## cordic_dds
module cordic_dds #(
 parameter OUT_WIDTH = 16,
 parameter OUT_REGISTER_EN = 1,
 parameter FREQ_WORD_INIITIAL = 32'h6D3A06,  
 parameter PHASE_WORD_INIITIAL = 0,
 parameter K = 16'h4DBA
)(
 input                      clk,
 input                      rst_n,
 input                      cfg_vld,
 input      [31:0]          cfg_freq_word,
 input      [31:0]          cfg_phase_word,
 output reg                 sig_vld_o,
 output     [OUT_WIDTH-1:0] sin_o,
 output     [OUT_WIDTH-1:0] cos_o
    );
 localparam PRO_DELAY = OUT_WIDTH + OUT_REGISTER_EN;
 reg [31:0] phase_accum;  
 reg [31:0] add_freq_wd;
 reg [4:0]  pro_cnt;
 always@(posedge clk or negedge rst_n)  
 begin
     if(rst_n == 1'b0)begin
         phase_accum <= PHASE_WORD_INIITIAL;
         add_freq_wd <= FREQ_WORD_INIITIAL;
     end else if(cfg_vld == 1'b1)begin 
         phase_accum <= cfg_phase_word;
         add_freq_wd <= cfg_freq_word;
     end else begin
         phase_accum <=  phase_accum + add_freq_wd;
     end
 end
 always@(posedge clk or negedge rst_n)  
 begin
     if(rst_n == 1'b0)begin
         pro_cnt <= 'h0;
         sig_vld_o <= 1'b0;
     end else if(pro_cnt == PRO_DELAY) begin
         pro_cnt <=  pro_cnt;
         sig_vld_o <= 1'b1;
     end else begin
         pro_cnt <=  pro_cnt + 1'b1;
         sig_vld_o <= 1'b0;
     end
 end
 cordic_sin_cos #(
 .OUT_WIDTH (OUT_WIDTH),
 .OUT_REGISTER_EN(OUT_REGISTER_EN),
 .K(K)
 )cordic_sin_cos_inst(
 .clk    (clk),
 .rst_n  (rst_n),
 .angle  (phase_accum[31:12]),
 .cos_o  (cos_o),
 .sin_o  (sin_o)
  );
endmodule
Size in the first run: roughly 8100 cells after synthesis.
==> flow/config.mk <==
export PLATFORM = sky130hd
export DESIGN_NAME = cordic_dds
export DESIGN_NICKNAME = cordic_dds
export VERILOG_FILES = /design/flow/design.v
export SDC_FILE = /design/flow/constraint.sdc
export NUM_CORES = 4
export LEC_CHECK = 0
export CAP_MARGIN = 20
export CELL_PAD_IN_SITES_GLOBAL_PLACEMENT = 0
export CORE_MARGIN = 2
export CORE_UTILIZATION = 72
export CTS_CLUSTER_DIAMETER = 228
export GPL_TIMING_DRIVEN = 1
export SLEW_MARGIN = 5
export TNS_END_PERCENT = 90
==> flow/constraint.sdc <==
create_clock -name core_clock -period 3.04 [get_ports {clk}]
set_input_delay 0.6080 -clock core_clock [delete_from_list [all_inputs] [get_ports {clk}]]
set_output_delay 0.6080 -clock core_clock [all_outputs]
set_load 0.01 [all_outputs]
run.sh (not shown) runs the stock make flow with config.mk's settings and CLKGATE_MAP_FILE=.
The baseline never finished: it broke off in global routing (5_1_grt) on DPL-0038.
Edit:
CELL_PAD_IN_SITES_GLOBAL_PLACEMENT = unset   (was 0)
CORE_UTILIZATION = 58   (was 72)
CTS_CLUSTER_DIAMETER = unset   (was 228)
GPL_TIMING_DRIVEN = unset   (was 1)
SLEW_MARGIN = 20   (was 5)
TNS_END_PERCENT = unset   (was 90)
clock period = 4.35 ns   (was 3.04 ns; I/O delays follow)
With this change the flow passed the timing, DRC and antenna checks.
Synthesized cell count stays the same.
Synthesized area does not change.
Die size came out higher by 24%.
Edit:
ABC_AREA = 1   (was unset)
CORE_UTILIZATION = 63   (was 58)
CTS_CLUSTER_DIAMETER = 196   (was unset)
CTS_CLUSTER_SIZE = 97   (was unset)
PLACE_DENSITY = 0.36   (was unset)
SETUP_SLACK_MARGIN = -0.1   (was unset)
TNS_END_PERCENT = 10   (was unset)
clock period = 1.77 ns   (was 4.35 ns; I/O delays follow)
Outcome: The new run never finished: it broke off in global routing (5_1_grt). Die area grows by 4.6%. Synthesized area grows by 14%. Synthesized cell count grows by 46%.
Edit:
ABC_AREA = unset   (was 1)
CORE_UTILIZATION = 65   (was 63)
CTS_CLUSTER_DIAMETER = unset   (was 196)
CTS_CLUSTER_SIZE = unset   (was 97)
PLACE_DENSITY = unset   (was 0.36)
SETUP_SLACK_MARGIN = unset   (was -0.1)
TNS_END_PERCENT = unset   (was 10)
clock period = 2.59 ns   (was 1.77 ns; I/O delays follow)
=>
- The new run aborted during clock tree synthesis (4_1_cts)
- synthesized area fell by 12%
- die area fell by 15%
- synthesized cell count came out lower by 32%
